Setup of job 6701:
Design LSTM, start of the top module:
module LSTM(clk, Of, En, Ci, Cip, In, Ui, Uf, Uk, Uo, Wi, Wk, Wf, Wo, Vo, Bi, Bo, Bf, Bk, PrevH, Cout, Hout);
 input clk, En, Cip; 
 input [7:0] In, Ci, Ui, Uf, Uk;
 input [7:0] Uo, Wi, Wk, Wf, Wo;
 input [7:0] Vo, Bi, Bo, Bf, Bk;
 input [7:0]           PrevH;
 output [7:0] Cout, Hout;
 output Of;
 wire [7:0] m1, m2, m3, m4;
 wire [7:0] m5, m7, m8;
 wire [7:0] m9, m10, m11, m12;
 wire [7:0] m13, m14, m15, m16;
 wire [7:0] i1, f1, k1, o1;
 wire [7:0] It, Ft, Kt, t1;
 wire [10:0] Cin;
 mult8 ins1(m1, In, Wi); 
 mult8 ins2(m2, PrevH, Ui);
 FA8   ins3(m1, m2, m3, Cip, Cin[0]);
 FA8   ins4(m3, Bi, i1,Cin[0], Cin[1]);
 SigmoidROM sg1(It, i1, clk, En);
 mult8 ins5(m4, In, Wf); 
 mult8 ins6(t1, In, Wf);
 FA8   ins7(t1, m4, m5, Cin[1], Cin[2]);
 FA8   ins8(t1, Bi, f1, Cin[2], Cin[3]);
 SigmoidROM sg2(Ft, f1, clk, En);
 mult8 ins9(m7, In, Wk); 
 mult8 ins10(m8, PrevH, Uk);
 FA8   ins11(m7, m8, m9, Cin[3], Cin[4]);
 FA8   ins12(m9, Bk, k1, Cin[4], Cin[5]);
 SigmoidROM sg3(Kt, k1, clk, En);
 FA8   ins13(It, Kt, m10,Cin[5], Cin[6]);
 FA8   ins14(Ft, Ci, m11, Cin[6], Cin[7]);
 FA8   ins15(m10, m11, Cout, Cin[7], Cin[8]);
 mult8 ins16(m12, In, Wo); 
 mult8 ins17(m13, PrevH, Uo);
 mult8 ins18(m14, Ci, Vo);
 FA8   ins19(m12, m13, m15, Cin[8], Cin[9]);
 FA8   ins21(m14, Bo, m16, Cin[9], Cin[10]);
 FA8   ins22(m16, m15, o1, Cin[10], Of);
 SigmoidROM sg4(Hout, o1, clk, En);
 endmodule
clock: 31.9 ns
lec_check: 0
abc_area: 1
cap_margin: 5
cell_pad_in_sites_detail_placement: 0
cell_pad_in_sites_global_placement: 0
core_margin: 2
core_utilization: 72
cts_cluster_diameter: 42
cts_cluster_size: 15
gpl_routability_driven: 1
hold_slack_margin: -0.1
max_routing_layer: met4
min_routing_layer: met1
place_density_lb_addon: 0.28
setup_slack_margin: -1.43
slew_margin: 30
run.sh (not shown) runs the stock make flow with config.mk's settings and CLKGATE_MAP_FILE=.
Layout checks on job 6701: not met. Flow itself completed; violations: negative setup slack.
--- input diff job 6701..job 6792 ---
Settings: a deleted MAX_ROUTING_LAYER that had been met4; a change of CORE_UTILIZATION from 72 to 36; a change of CAP_MARGIN from 5 to 20; a deleted MIN_ROUTING_LAYER that had been met1; a deleted CELL_PAD_IN_SITES_DETAIL_PLACEMENT that had been 0; a deleted CELL_PAD_IN_SITES_GLOBAL_PLACEMENT that had been 0; a deleted SETUP_SLACK_MARGIN that had been -1.43; a deleted PLACE_DENSITY_LB_ADDON that had been 0.28; a deleted HOLD_SLACK_MARGIN that had been -0.1; a deleted ABC_AREA that had been 1; a deleted CTS_CLUSTER_SIZE that had been 15; a deleted CTS_CLUSTER_DIAMETER that had been 42; a change of SLEW_MARGIN from 30 to 20; a deleted GPL_ROUTABILITY_DRIVEN that had been 1; a change of the clock period (ns, I/O delays scaled along) from 31.9 to 44.2.
Results
- Per the final summary, job 6792 finished and its layout is clean on timing, DRC and antenna.
- When job 6792 is set beside job 6701, its required time of the critical path turns out to be 9.84 ns larger.
- Looking at share of the cycle needed by the critical path after routing, job 6792 sits 20 points below job 6701.
- Looking at area of the core region, job 6792 sits above job 6701.
- Compared to job 6701, job 6792 was floorplanned on a bigger die.
- For the flop share of the area, job 6792 came in 0.25 points higher than job 6701 did.
Inputs modified between job 6792 and job 4196:
Settings: SETUP_SLACK_MARGIN newly set to 2.05; CORE_UTILIZATION changed from 36 to 40.
[summary]
Total cell area at the placement stage in job 4196 vs job 6792: down 0.63%. Looking at worst setup slack after placement across job 6792 and job 4196, the one that comes out lower is job 6792. Per the comparison of job 4196 with job 6792, number of buffers created by CTS about even. Diff job 6792 -> job 4196: die size went down about 10%; global-route wire length before repair decreased by about 3% relative to the old numbers; count of antenna diodes in the layout moved down; register fraction of the total cell area has remained practically unchanged. Diff job 6792 and job 4196: number of iterations in the first detailed-routing pass lower in job 6792.
Relative to job 4196, the following input files were edited for job 1765:
Settings: SETUP_SLACK_MARGIN no longer set, was 2.05; CORE_UTILIZATION now 35, was 40; the clock period (ns, I/O delays scaled along) now 63.1, was 44.2.
## What came out
As far as logic depth of the worst register-to-register path goes, job 4196 and job 1765 are indistinguishable; the numbers are identical.
Job 1765 — post-route clock period utilization 11 points lower, job 4196 as reference
On area added between synthesis and finish, the lower figure sits with job 1765, not job 4196.
Compared to job 4196, job 1765 shows a wider setup margin.
Having completed the whole flow, job 1765 delivered a layout that passed the timing, DRC and antenna checks.
Compared with job 4196, job 1765 shows met1 layer wirelength in the final routing lower by about 3%.

========
## job 6868
Starting RTL as in the previous note.
==> flow/config.mk <==
export PLATFORM = sky130hd
export DESIGN_NAME = LSTM
export DESIGN_NICKNAME = LSTM
export VERILOG_FILES = /design/flow/design.v
export SDC_FILE = /design/flow/constraint.sdc
export NUM_CORES = 4
export LEC_CHECK = 0
export ABC_AREA = 1
export CAP_MARGIN = 20
export CELL_PAD_IN_SITES_DETAIL_PLACEMENT = 0
export CELL_PAD_IN_SITES_GLOBAL_PLACEMENT = 1
export CORE_MARGIN = 2
export CORE_UTILIZATION = 57
export CTS_CLUSTER_DIAMETER = 360
export CTS_CLUSTER_SIZE = 15
export GPL_ROUTABILITY_DRIVEN = 1
export HOLD_SLACK_MARGIN = -0.07
export MIN_ROUTING_LAYER = met1
export SLEW_MARGIN = 20
==> flow/constraint.sdc <==
create_clock -name core_clock -period 36.6 [get_ports {clk}]
set_input_delay 7.3200 -clock core_clock [delete_from_list [all_inputs] [get_ports {clk}]]
set_output_delay 7.3200 -clock core_clock [all_outputs]
set_load 0.01 [all_outputs]
What the final checks of job 6868 revealed, after a flow that finished every stage, was a layout that fails on setup timing.
--- input diff job 6868..job 8979 ---
# job 6868
export LEC_CHECK = 0
export ABC_AREA = 1
export CAP_MARGIN = 20
export CELL_PAD_IN_SITES_DETAIL_PLACEMENT = 0
export CELL_PAD_IN_SITES_GLOBAL_PLACEMENT = 1
export CORE_MARGIN = 2
export CORE_UTILIZATION = 57
export CTS_CLUSTER_DIAMETER = 360
export CTS_CLUSTER_SIZE = 15
export GPL_ROUTABILITY_DRIVEN = 1
export HOLD_SLACK_MARGIN = -0.07
export MIN_ROUTING_LAYER = met1
export SLEW_MARGIN = 20
create_clock -name core_clock -period 36.6 [get_ports {clk}]
# job 8979
export LEC_CHECK = 0
export CAP_MARGIN = 20
export CORE_MARGIN = 2
export CORE_UTILIZATION = 40
export SLEW_MARGIN = 20
create_clock -name core_clock -period 45.0 [get_ports {clk}]
[summary]
Job 8979 went all the way through the flow, and no timing, DRC or antenna check failed. Summary of job 8979 over job 6868: clock buffer instance count of the final layout moved up; global-route wire length before repair moved down; final worst-path setup slack moved up; hold slack moved up; part of the Yosys area used for sequential elements moved up.
What job 6466 does differently from job 8979 at the input level:
# job 8979
export LEC_CHECK = 0
export CAP_MARGIN = 20
export CORE_MARGIN = 2
export CORE_UTILIZATION = 40
export SLEW_MARGIN = 20
create_clock -name core_clock -period 45.0 [get_ports {clk}]
# job 6466
export LEC_CHECK = 0
export CAP_MARGIN = 20
export CORE_MARGIN = 2
export CORE_UTILIZATION = 59
export CTS_CLUSTER_SIZE = 100
export SLEW_MARGIN = 20
export TNS_END_PERCENT = 5
create_clock -name core_clock -period 45.0 [get_ports {clk}]
### Flow results
Diff job 8979 -> job 6466: core box area decreased 33%, multi-input combinational area share increased 1.3 points.
First-pass iteration count of the detailed router in job 6466 is 1 higher than in job 8979
Comparing job 8979 against job 6466, there is no change at all in xor and xnor fraction of the mapped netlist area.
Compared with job 8979, job 6466 has less setup slack.
Edits applied to the flow inputs when going from job 6466 to job 7794:
# job 6466
export LEC_CHECK = 0
export CAP_MARGIN = 20
export CORE_MARGIN = 2
export CORE_UTILIZATION = 59
export CTS_CLUSTER_SIZE = 100
export SLEW_MARGIN = 20
export TNS_END_PERCENT = 5
create_clock -name core_clock -period 45.0 [get_ports {clk}]
# job 7794
export LEC_CHECK = 0
export CAP_MARGIN = 20
export CORE_ASPECT_RATIO = 0.5
export CORE_MARGIN = 10
export CORE_UTILIZATION = 59
export CTS_CLUSTER_SIZE = 100
export SETUP_SLACK_MARGIN = -2.0
export SLEW_MARGIN = 20
export TNS_END_PERCENT = 5
create_clock -name core_clock -period 45.0 [get_ports {clk}]
==> results <==
- Compared to job 6466, job 7794 leaves more free space in the core.
- Looking only at site row count, and setting everything else aside, the lower value of job 7794 and job 6466 goes to job 7794.
- Between job 6466 and job 7794, number of standard cells in the final layout excluding fillers increased.
- When the final numbers for job 7794 and job 6466 were put side by side, the via count turned out to be greater in job 6466.
- In job 7794 the implementation completed, yet the final layout does not meet the checks, the culprit being setup timing.
- Diff job 6466 -> job 7794 | cell area | decrease of 55 um2
### job 7794 -> job 4450
# job 7794
export LEC_CHECK = 0
export CAP_MARGIN = 20
export CORE_ASPECT_RATIO = 0.5
export CORE_MARGIN = 10
export CORE_UTILIZATION = 59
export CTS_CLUSTER_SIZE = 100
export SETUP_SLACK_MARGIN = -2.0
export SLEW_MARGIN = 20
export TNS_END_PERCENT = 5
create_clock -name core_clock -period 45.0 [get_ports {clk}]
# job 4450
export LEC_CHECK = 0
export CAP_MARGIN = 20
export CORE_MARGIN = 2
export CORE_UTILIZATION = 58
export SLEW_MARGIN = 20
export TNS_END_PERCENT = 5
create_clock -name core_clock -period 36.7 [get_ports {clk}]
## What came out
Complete run, failing final checks: job 4450, reason setup timing.
Cell area | job 4450 vs job 7794 | job 4450 larger
When job 4450 is measured against job 7794, its met3 wire length turns out 730 um lower.
Critical path depth on job 4450 is up relative to job 7794.
Lower non-clock buffer count among job 7794 and job 4450: job 7794
Between job 4450 and job 7794, it is job 4450 whose worst setup slack is lower, by 2.65 ns.
Re wire length per cell after detailed routing: job 4450 is 7.5% down on job 7794.
